run A:
==> flow/design.v <==
module ALU_16_bit(
input wire [15:0] A,
input wire [15:0] B,
input wire [3:0] ALU_FUN,
input wire clk,
output reg [15:0] ALU_OUT,
output reg Carry_Flag,
output reg Arith_Flag,
output reg Logic_Flag,
output reg CMP_Flag,
output reg Shift_Flag
);
reg [15:0] ALU_OUT_Comb;
always @ (*)
 begin
  Arith_Flag = 0;
  Logic_Flag = 0;
  CMP_Flag = 0;
  Shift_Flag = 0;
  Carry_Flag = 0;
  case (ALU_FUN)
    4'b0000: begin
	          {Carry_Flag, ALU_OUT_Comb} = A + B;
	          Arith_Flag = 1; 
			 end
	4'b0001: begin 
	          {Carry_Flag, ALU_OUT_Comb} = A - B;
	          Arith_Flag = 1;
 			 end
	4'b0010: begin 
	          ALU_OUT_Comb = A * B;
	          Arith_Flag = 1; 
			 end
	4'b0011: begin
	          if (B != 16'b0)
	           begin
			    ALU_OUT_Comb = A / B;
				Arith_Flag = 1;
			   end
			  else
			   begin
			    ALU_OUT_Comb = 16'b0;
				Arith_Flag = 1;
			   end
			 end
	4'b0100: begin 
	          ALU_OUT_Comb = A & B;
	          Logic_Flag = 1; 
			 end
	4'b0101: begin
	          ALU_OUT_Comb = A | B;
	          Logic_Flag = 1;
			 end
	4'b0110: begin 
	          ALU_OUT_Comb = ~ (A & B);
	          Logic_Flag = 1;
			 end
	4'b0111: begin
	          ALU_OUT_Comb = ~ (A | B);
	          Logic_Flag = 1;
			 end
	4'b1000: begin
	          ALU_OUT_Comb = A ^ B;
	          Logic_Flag = 1;
			 end
	4'b1001: begin 
	          ALU_OUT_Comb = ~ (A ^ B);
	          Logic_Flag = 1;
			 end
	4'b1010: begin
	          if (A == B)
	           begin
			    ALU_OUT_Comb = 16'b1;
				CMP_Flag = 1;
			   end
			  else
			   begin
			    ALU_OUT_Comb = 16'b0;
				CMP_Flag = 1;
			   end
			 end
	4'b1011: begin
	          if (A > B)
	           begin
			    ALU_OUT_Comb = 16'b10;
				CMP_Flag = 1;
			   end
			  else
			   begin
			    ALU_OUT_Comb = 16'b0;
				CMP_Flag = 1;
			   end
			 end
	4'b1100: begin
	          if (A < B)
	           begin
			    ALU_OUT_Comb = 16'b11;
				CMP_Flag = 1;
			   end
			  else
			   begin
			    ALU_OUT_Comb = 16'b0;
				CMP_Flag = 1;
			   end
			 end
	4'b1101: begin 
	          ALU_OUT_Comb = A >> 1 ;
	          Shift_Flag = 1;
			 end
	4'b1110: begin
           	  ALU_OUT_Comb = A << 1 ;
	          Shift_Flag = 1;
			 end
	default: ALU_OUT_Comb = 16'b0;
  endcase
 end
always @ (posedge clk)
 begin
  ALU_OUT <= ALU_OUT_Comb;
 end 
endmodule
clock: 31.0 ns
lec_check: 0
cap_margin: 20
cell_pad_in_sites_global_placement: 3
core_aspect_ratio: 0.95
core_margin: 2
core_utilization: 40
gpl_timing_driven: 0
slew_margin: 30
tns_end_percent: 10
run.sh (not shown) runs the stock make flow with config.mk's settings and CLKGATE_MAP_FILE=.
The following lists how run B was set up differently from run A:
==> flow/config.mk <==
export PLATFORM = sky130hd
export DESIGN_NAME = ALU_16_bit
export DESIGN_NICKNAME = ALU_16_bit
export VERILOG_FILES = /design/flow/design.v
export SDC_FILE = /design/flow/constraint.sdc
export NUM_CORES = 4
export LEC_CHECK = 0
export ABC_AREA = 1
export CAP_MARGIN = 15
export CORE_MARGIN = 2
export CORE_UTILIZATION = 55
export CTS_CLUSTER_DIAMETER = 338
export CTS_CLUSTER_SIZE = 98
export GPL_ROUTABILITY_DRIVEN = 0
export GPL_TIMING_DRIVEN = 0
export PLACE_DENSITY = 0.6
export SLEW_MARGIN = 20
export TNS_END_PERCENT = 15
Findings:
Floorplan check, run B vs run A: die outline smaller in run B
Of the two values seen for worst setup path startpoint, B[0] was produced by run B and B[7] by run A.
Run A → run B: largest net degree at the start of global routing now sits lower; final instance area went down 10%; synthesized-area fraction occupied by adder cells fell 0.31 points.
Changes observed in run B relative to run A: mean instance size in the synthesized netlist lower, count of fill cells added during filler insertion lost 1125, area share of xor/xnor cells in the synthesized design decreased by 1.7 points relative to the old numbers, overall power consumption dropped 170 uW.
## Diff of input files: run C against run B
==> flow/config.mk <==
export PLATFORM = sky130hd
export DESIGN_NAME = ALU_16_bit
export DESIGN_NICKNAME = ALU_16_bit
export VERILOG_FILES = /design/flow/design.v
export SDC_FILE = /design/flow/constraint.sdc
export NUM_CORES = 4
export LEC_CHECK = 0
export CAP_MARGIN = 20
export CELL_PAD_IN_SITES_GLOBAL_PLACEMENT = 3
export CORE_MARGIN = 2
export CORE_UTILIZATION = 40
export SLEW_MARGIN = 30
export TNS_END_PERCENT = 10
Notes after the runs:
Every run in the comparison, run C and run B, completed the flow with a clean layout.
Diff run B -> run C | yosys stat chip area | decrease of 0.96%
Delta (run C minus run B): fraction of standard cell area that is sequential went down 0.31 points; number of buffers added on ports held.
Looking at beginning of the critical path, the B[14] result is from run C; the B[0] one comes from run B.
Setup changes, run C to run D
==> flow/config.mk <==
export PLATFORM = sky130hd
export DESIGN_NAME = ALU_16_bit
export DESIGN_NICKNAME = ALU_16_bit
export VERILOG_FILES = /design/flow/design.v
export SDC_FILE = /design/flow/constraint.sdc
export NUM_CORES = 4
export LEC_CHECK = 0
export ABC_AREA = 1
export CAP_MARGIN = 15
export CORE_MARGIN = 2
export CORE_UTILIZATION = 72
export CTS_CLUSTER_DIAMETER = 338
export CTS_CLUSTER_SIZE = 98
export GPL_ROUTABILITY_DRIVEN = 0
export GPL_TIMING_DRIVEN = 0
export PLACE_DENSITY = 0.86
export SLEW_MARGIN = 20
export TNS_END_PERCENT = 15
==> comparison <==
Number of clock-tree buffers in the layout, run C and run D: smaller value in run D
Run D finished all stages; the layout is clean.
Utilization (run D over run C): increase, 27 points
Compared with run C, run D shows a lower combinational power.

---

Setup of onyx:
Starts from the design.v that is shown in full above.
Settings: LEC_CHECK=0, CAP_MARGIN=20, CORE_MARGIN=2, CORE_UTILIZATION=59, SLEW_MARGIN=20; clock period 15.5 ns.
onyx failed in 5_1_grt with GRT-0232.
Changes in delta relative to onyx:
- changing CORE_UTILIZATION from 59 to 71
- setting PLACE_DENSITY to 0.78 for the first time
- setting CTS_CLUSTER_SIZE to 37 for the first time
==> comparison <==
- delta got as far as 4_1_cts, where a tool error ended the run.
- delta ends up with a overall die width that is about 9% lower than in onyx.
- Cmp onyx and delta / area of the die / lower: delta
- NOTE total number of placement rows onyx->delta decreased by a little under 10%
- delta vs onyx, number of placed instances, taps included went down by about 2.8%.
- For the routability congestion estimate, delta came in 11% higher than onyx did.
- The post-detailed-placement half-perimeter wirelength of delta exceeds that of onyx by about 20%.
- From onyx to delta, chip area in the Yosys report did not move at all.
- Cell count in the Yosys report of delta is on par with onyx.
- When delta is measured against onyx, its post-detailed-placement cell area turns out about 1.3% lower.
- Compared delta against onyx; sequential area share after synthesis within noise.
- The placement-stage worst setup slack of delta was inferior to that of onyx.
Here is what was changed in the inputs of umber compared with delta.
- changing CORE_UTILIZATION from 71 to 65
- setting CTS_CLUSTER_DIAMETER to 383 for the first time
- changing CTS_CLUSTER_SIZE from 37 to 96
- removing PLACE_DENSITY (formerly 0.78)
- changing the clock period (ns, I/O delays scaled along) from 15.5 to 11.3
==> results <==
- umber never completed; the flow aborted with a tool error in 4_1_cts.
- From delta to umber the numbers moved as follows: die width up about 4.4%; die boundary height up 6.4 um.
- Comparing delta and umber, the lower starting density of the core is on umber.
- Summary: with delta as the reference, number of standard-cell rows in the floorplan in umber moved up by a few percent.
The inputs of indigo differ from those of umber as listed below.
- a deleted CTS_CLUSTER_SIZE that had been 96
- a change of CORE_UTILIZATION from 65 to 49
- a deleted CTS_CLUSTER_DIAMETER that had been 383
Notes after the runs:
| indigo | all stages done | FAIL | negative setup slack |
From umber to indigo, flop and latch count out of synthesis did not move at all.
umber → indigo: core region area went up by about 35%; final HPWL from detailed placement went down by about 1.5%; core utilization before placement went down by 17 points; cell count after synthesis was more or less identical.
[compare] base=umber new=indigo: post-synthesis cell area saw little to no change; post-placement worst setup slack saw an increase; die area saw an increase.
Compared with umber, in indigo routability-driven placement congestion ratio fell about 14%; die height rose by about 15%; placed cell count has increased.

---

Starts from the design.v that is shown in full above.
Settings: LEC_CHECK=0, CAP_MARGIN=5, CELL_PAD_IN_SITES_GLOBAL_PLACEMENT=3, CORE_ASPECT_RATIO=0.95, CORE_MARGIN=2, CORE_UTILIZATION=40, GPL_ROUTABILITY_DRIVEN=0, GPL_TIMING_DRIVEN=0, SLEW_MARGIN=30, TNS_END_PERCENT=10; clock period 31.0 ns.
Change:
- ABC_AREA: unset -> 1
- CAP_MARGIN: 5 -> 15
- CELL_PAD_IN_SITES_GLOBAL_PLACEMENT: 3 -> unset
- CORE_ASPECT_RATIO: 0.95 -> 0.5
- CORE_UTILIZATION: 40 -> 72
- CTS_CLUSTER_DIAMETER: unset -> 338
- CTS_CLUSTER_SIZE: unset -> 98
- PLACE_DENSITY: unset -> 0.83
- SLEW_MARGIN: 30 -> 20
- TNS_END_PERCENT: 10 -> 15
Worst setup slack gains 0.35 ns.
Synthesized cell count is higher by about a fifth.
Die area came out lower by well over a third.
Change:
- ABC_AREA: 1 -> unset
- CAP_MARGIN: 15 -> 20
- CORE_ASPECT_RATIO: 0.5 -> 0.72
- CORE_UTILIZATION: 72 -> 40
- CTS_CLUSTER_DIAMETER: 338 -> unset
- CTS_CLUSTER_SIZE: 98 -> unset
- GPL_ROUTABILITY_DRIVEN: 0 -> unset
- GPL_TIMING_DRIVEN: 0 -> unset
- PLACE_DENSITY: 0.83 -> unset
- TNS_END_PERCENT: 15 -> 50
=>
- clock-buffer cell count decreases by 1
- wire length increases by about 30%
- design area increases by 9.8%
- utilization decreases by 32 points
Change:
- ABC_AREA: unset -> 1
- HOLD_SLACK_MARGIN: unset -> -0.03
- TNS_END_PERCENT: 50 -> 10
After rerunning:
- The changed run ran to the end with no violations
- setup slack is better by 1.1 ns
- routed wire length goes down by 14%
- die area goes up by 0.95%
- via count goes down by 4.7%
- global-route usage goes down by 4.5 points
- synthesized cell count goes up by 17%
- clock power goes up by 29%
- area after synthesis goes up by 0.97%
- total power goes down by 22%
- sequential share of layout area goes up by 0.15 points
Power is estimated from default activity; no workload was simulated.
